wip/yarrow:
==> flow/design.v <==
`timescale 1ns / 1ps
module clockDivider(input clk, rst, output reg clk_out, output tick);
reg [31:0] count; 
parameter n = 20;
always @ (posedge(clk), posedge(rst)) begin 
if (rst == 1'b1)
count <= 32'b0;
else if (count == n-1)
count <= 32'b0;
else
count <= count + 1;
end
always @ (posedge(clk), posedge(rst)) begin
if (rst == 1'b1)
clk_out <= 1'b0;
else if (count == n-1)
  clk_out <= ~clk_out;
else
 clk_out <= clk_out;
end
assign tick = (count == n-1) & ~clk_out;
endmodule
`timescale 1ns / 1ps
module refreshCounter(
input clk,
input rst,
input en,
output reg[1:0] refreshcounter
    );
    always@(posedge clk, posedge rst)
    if (rst)
    refreshcounter <= 2'd0;
    else if (en)
    refreshcounter <= refreshcounter +1; 
endmodule
`timescale 1ns / 1ps
module anodeControl(
input [1:0] refreshcounter,
output reg [3:0] anode
    );
    always @(refreshcounter)
    begin 
    case(refreshcounter)
    2'b00:
      anode= 4'b1110;
    2'b01:
      anode= 4'b1101;
    2'b10:
      anode= 4'b1011;
    2'b11:
      anode= 4'b0111;
      endcase
      end
endmodule
`timescale 1ns / 1ps
module increment(
input clk,
input rst,
input en,
input button,
output reg [3:0]in 
    );
        reg push_f;
       reg push_sync;
       reg push_sync_f;
       wire push_edge;
       always@(posedge clk, posedge rst) begin
       if (rst) begin
           push_f <= 1'b0;
           push_sync <= 1'b0;
       end else if (en) begin
           push_f <= button;
           push_sync <= push_f;    
       end
       end
       always @(posedge clk, posedge rst) begin
       if (rst) begin
           push_sync_f <= 1'b0;
       end else if (en) begin
           push_sync_f <= push_sync;
           end
       end
       assign push_edge = push_sync & ~push_sync_f;
       always @(posedge clk, posedge rst)
       begin
       if(rst)begin
       in<=0;
       end
       else if (en && push_edge)
       begin
          if (in!=9)
          in<=in+1;
          else
          in<=0;
          end
      end
endmodule
module operations(
input clk,
input en,
input [4:0] operation,
input reset,
input [3:0] dig1, dig2, dig3, dig4,
output reg [13:0] result,
output reg  negative_sign,
output reg dot
    );
    reg [7:0] num1, num2;
    always @(posedge clk) begin
      if (en) begin
        if (reset == 1) begin
            num1 <= 0;
            num2 <= 0;
        end
        else begin
            num1 <= (dig1 * 10) + dig2;
            num2 <= (dig3 * 10) + dig4;
        end
      end
    end
    always @(posedge (clk))
     begin
      if (en) begin
        if (reset == 1) begin
            result <= 16'b0;
             negative_sign <= 0;
             dot<=0;
        end
        else if (operation[0] == 1) begin     
            result <= num1 + num2;
             negative_sign <= 0;
             dot<=1;
        end
        else if (operation[1] == 1) begin     
          if (num1==num2) begin
                      result <= 0;
                      negative_sign <= 0;
                      dot<=1;
                  end
            if (num1>num2) begin
                result <= num1 - num2;
                negative_sign <= 0;
                dot<=1;
            end
            if (num2>num1) begin
                result <= num2 - num1;
                negative_sign <=  1;
                dot<=1;
            end
        end
        else if (operation[2] == 1) begin     
            result <= num1 * num2;
             negative_sign <= 0;
             dot<=1;
        end
        else if (operation[3] == 1) begin     
            result <= (num2 == 0) ? 14'd0 : num1 / num2;
             negative_sign <= 0;
            dot<=1;
        end
         else if (operation[4] == 1) begin     
                   result<= (num1 *100) + num2;
                    negative_sign <= 0;
                   dot<=0;
               end
        else
        begin
        result<= (num1 *100) + num2;
        negative_sign <= 0;
        dot<=0;
        end
      end
   end
endmodule
`timescale 1ns / 1ps
module seperate_results(input clk,
input en,
input [13:0] result,
output reg [3:0] final1, final2, final3, final4
    );
    always @(posedge clk) begin
        if (en) begin
        final1<= (result)%10;
        final2<= (result/10)%10;
        final3<= (result/100)%10;
        final4<= (result/1000)%10;
        end
    end
endmodule
module seven_seg(
input clk,
input rst,
input en,
input [3:0] in,
input dot,
output reg [7:0] out
    );
    always @(posedge(clk)) begin
                  if (en) begin
                    case(in)
                        4'b0000:             
                        out[6:0] <= 7'b0000001;    
                        4'b0001:             
                         out[6:0] <= 7'b1001111;
                        4'b0010:             
                         out[6:0] <= 7'b0010010; 
                        4'b0011:             
                         out[6:0] <= 7'b0000110;
                        4'b0100:             
                         out[6:0] <= 7'b1001100;
                        4'b0101:             
                         out[6:0] <= 7'b0100100;
                        4'b0110:             
                         out[6:0] <= 7'b0100000;
                        4'b0111:             
                         out[6:0] <= 7'b0001111;
                        4'b1000:             
                         out[6:0] <= 7'b0000000;
                        4'b1001:             
                         out[6:0] <= 7'b0000100;
                        4'b1010: 
                         out[6:0] <= 7'b1111110;                        
                        default:
                         out[6:0] <= out[6:0];
                    endcase 
                    out[7] <= dot;
                  end
    end
endmodule
`timescale 1ns / 1ps
module BCDcontrol(
input [7:0] digit1,
input [7:0] digit2,
input [7:0] digit3,
input [7:0] digit4,
input [1:0] refreshcounter,
output reg [7:0] outDigit
    );
    always @(*)
        begin 
        case(refreshcounter)
        2'd0:
          outDigit= digit1;
        2'd1:
          outDigit= digit2;
        2'd2:
          outDigit= digit3;
        2'd3:
          outDigit= digit4;
          endcase
          end
endmodule
module topmodule( input clk,
input rst,
output [3:0] anode,
output [7:0] cathode,
input B1, B2, B3, B4,
input [4:0] operation);
wire refreshclock;
wire refreshtick;
wire [1:0] refreshcounter;
wire [3:0] digit1;
wire [3:0] digit2;
wire [3:0] digit3;
wire [3:0] digit4;
wire [7:0] digit1disp;
wire [7:0] digit2disp;
wire [7:0] digit3disp;
wire [7:0] digit4disp;
wire dot;
wire [3:0] final1, final2, final3, final4; 
wire [13:0] result;     
wire negative_sign;                
clockDivider refreshclockGenerator( .clk(clk),.clk_out(refreshclock),.tick(refreshtick),.rst(rst));
refreshCounter counter(.clk(clk),.rst(rst),.en(refreshtick),.refreshcounter(refreshcounter));
anodeControl anodeControl(.refreshcounter(refreshcounter),.anode(anode));
increment case1(.clk(clk), .en(refreshtick), .rst(rst),.button(B1),.in(digit1));
increment case2(.clk(clk), .en(refreshtick), .rst(rst),.button(B2),.in(digit2));
increment case3(.clk(clk), .en(refreshtick), .rst(rst),.button(B3),.in(digit3));
increment case4(.clk(clk), .en(refreshtick), .rst(rst),.button(B4),.in(digit4));
operations operate(.clk(clk), .en(refreshtick),.operation(operation), .reset(rst), .dig1(digit1), .dig2(digit2), .dig3(digit3),.dig4(digit4), .result(result), .negative_sign(negative_sign),.dot(dot));
seperate_results seperate(.clk(clk), .en(refreshtick), .result(result), .final1(final1), .final2(final2), .final3(final3), .final4(final4));
seven_seg display1(.clk(clk), .en(refreshtick),.in(final1),.dot(1'b1),.rst(rst),.out(digit1disp));
seven_seg display2(.clk(clk), .en(refreshtick),.in(final2),.dot(1'b1),.rst(rst),.out(digit2disp));
seven_seg display3(.clk(clk), .en(refreshtick),.in(final3),.dot(dot),.rst(rst),.out(digit3disp));
seven_seg display4(.clk(clk), .en(refreshtick),.in((negative_sign) ? 4'b1010 : final4),.dot(1'b1),.rst(rst),.out(digit4disp)); 
BCDcontrol control(.digit1(digit1disp), .digit2(digit2disp),.digit3(digit3disp), .digit4(digit4disp),.refreshcounter(refreshcounter),.outDigit(cathode));
endmodule
Settings: LEC_CHECK=0, ABC_AREA=1, CAP_MARGIN=5, CORE_MARGIN=2, CORE_UTILIZATION=40, CTS_CLUSTER_DIAMETER=370, CTS_CLUSTER_SIZE=70, PLACE_DENSITY_LB_ADDON=0.2, SETUP_SLACK_MARGIN=1.34, SLEW_MARGIN=20; clock period 32.0 ns.
run.sh (not shown) runs the stock make flow with config.mk's settings and CLKGATE_MAP_FILE=.
diff inputs: wip/yarrow => wip/delta
Settings: PLACE_DENSITY_LB_ADDON: 0.2 -> unset; CTS_CLUSTER_SIZE: 70 -> 13; TNS_END_PERCENT: unset -> 75; CTS_CLUSTER_DIAMETER: 370 -> unset; CELL_PAD_IN_SITES_GLOBAL_PLACEMENT: unset -> 2; CAP_MARGIN: 5 -> 20; ABC_AREA: 1 -> unset; SLEW_MARGIN: 20 -> 15; SETUP_SLACK_MARGIN: 1.34 -> unset.
Findings:
In the reports for wip/delta and wip/yarrow, the smaller cell count after synthesis belongs to wip/delta. Changes observed in wip/delta relative to wip/yarrow: routed wire length increased by 16% relative to the old numbers; via count decreased by 321 relative to the old numbers; number of buffer and inverter instances along the worst setup path decreased by 15 relative to the old numbers.
The following lists how wip/garnet was set up differently from wip/delta:
Settings: TNS_END_PERCENT removed (was 75); CTS_CLUSTER_SIZE removed (was 13); SLEW_MARGIN changed from 15 to 20; CELL_PAD_IN_SITES_GLOBAL_PLACEMENT removed (was 2); the clock period (ns, I/O delays scaled along) changed from 32.0 to 30.0.
### Flow results
- Diff wip/delta -> wip/garnet | number of global-route vias before repair | increase of 687
- Cmp wip/garnet vs wip/delta: met2 routed wirelength lower in wip/garnet
- Going from wip/delta to wip/garnet, total power after layout grew by about 1.4%, global-route wire length before repair went down, routed wire length went down by about 4.6%.
- Lower clock power was reported by wip/garnet, not wip/delta.
- Compared with wip/delta, wip/garnet shows estimated wirelength of the detail-placed design lower by about 7%.
- Against wip/delta, clock skew in wip/garnet came out worse.
- Going from wip/delta to wip/garnet, fraction of met1 tracks used by global routing lost 2.3 points, number of buffer and inverter stages on the critical path picked up an extra 1, global-route usage lost 1.1 points.
For wip/pepper, these inputs were changed with respect to wip/garnet:
Settings: setting PLACE_DENSITY to 0.65 for the first time; setting TNS_END_PERCENT to 30 for the first time; setting CELL_PAD_IN_SITES_DETAIL_PLACEMENT to 1 for the first time; changing the clock period (ns, I/O delays scaled along) from 30.0 to 32.0.
[summary]
In wip/pepper relative to wip/garnet, first-pass GRT wire length had gone up by more than 10%. The signed area change from the synthesized netlist to the final layout in wip/pepper was lower than what wip/garnet gave. Summary — worst relative slew slack, wip/pepper relative to wip/garnet: lower, by 2.6 points. | data required time of the critical path | higher: wip/pepper |. Between wip/garnet and wip/pepper, the number of global-route vias before repair is lower for wip/garnet.
The inputs of wip/fjord differ from those of wip/pepper as listed below.
Settings: TNS_END_PERCENT no longer set, was 30; CELL_PAD_IN_SITES_DETAIL_PLACEMENT no longer set, was 1; CORE_UTILIZATION now 59, was 40; PLACE_DENSITY no longer set, was 0.65; the clock period (ns, I/O delays scaled along) now 13.6, was 32.0.
Share of power burned in the clock network (lower): wip/fjord
Final critical-path share of the clock period: higher on wip/fjord
wip/fjord: flow complete, layout not clean; failing: negative setup slack
Between wip/pepper and wip/fjord, the cell count went up.
Compared with wip/pepper, in wip/fjord total power now larger; floorplan die area now smaller; arrival time at the worst endpoint now smaller; final area now larger; worst-case headroom to the max-slew limit now larger.
wip/fjord -> wip/pepper: final count of pins violating max slew delta 0, exact match
Layout filler cell count, wip/pepper and wip/fjord: higher on wip/pepper
Here is what was changed in the inputs of wip/onyx compared with wip/fjord.
Settings: ABC_AREA: unset -> 1; CORE_UTILIZATION: 59 -> 70; the clock period (ns, I/O delays scaled along): 13.6 -> 40.4.
### Flow results
The flow did not stop early for wip/onyx: all stages ran, and the layout cleared the timing, design-rule and antenna checks. Final design instance area without fill, wip/onyx vs wip/fjord: down by more than 10%. On standard cell core area: wip/onyx sits below wip/fjord. Going from wip/fjord to wip/onyx, worst ir drop on vdd lower; number of instances in the synthesized netlist shows an increase of 470.
Power figures rest on the tool's default switching activity, not on a simulated workload.
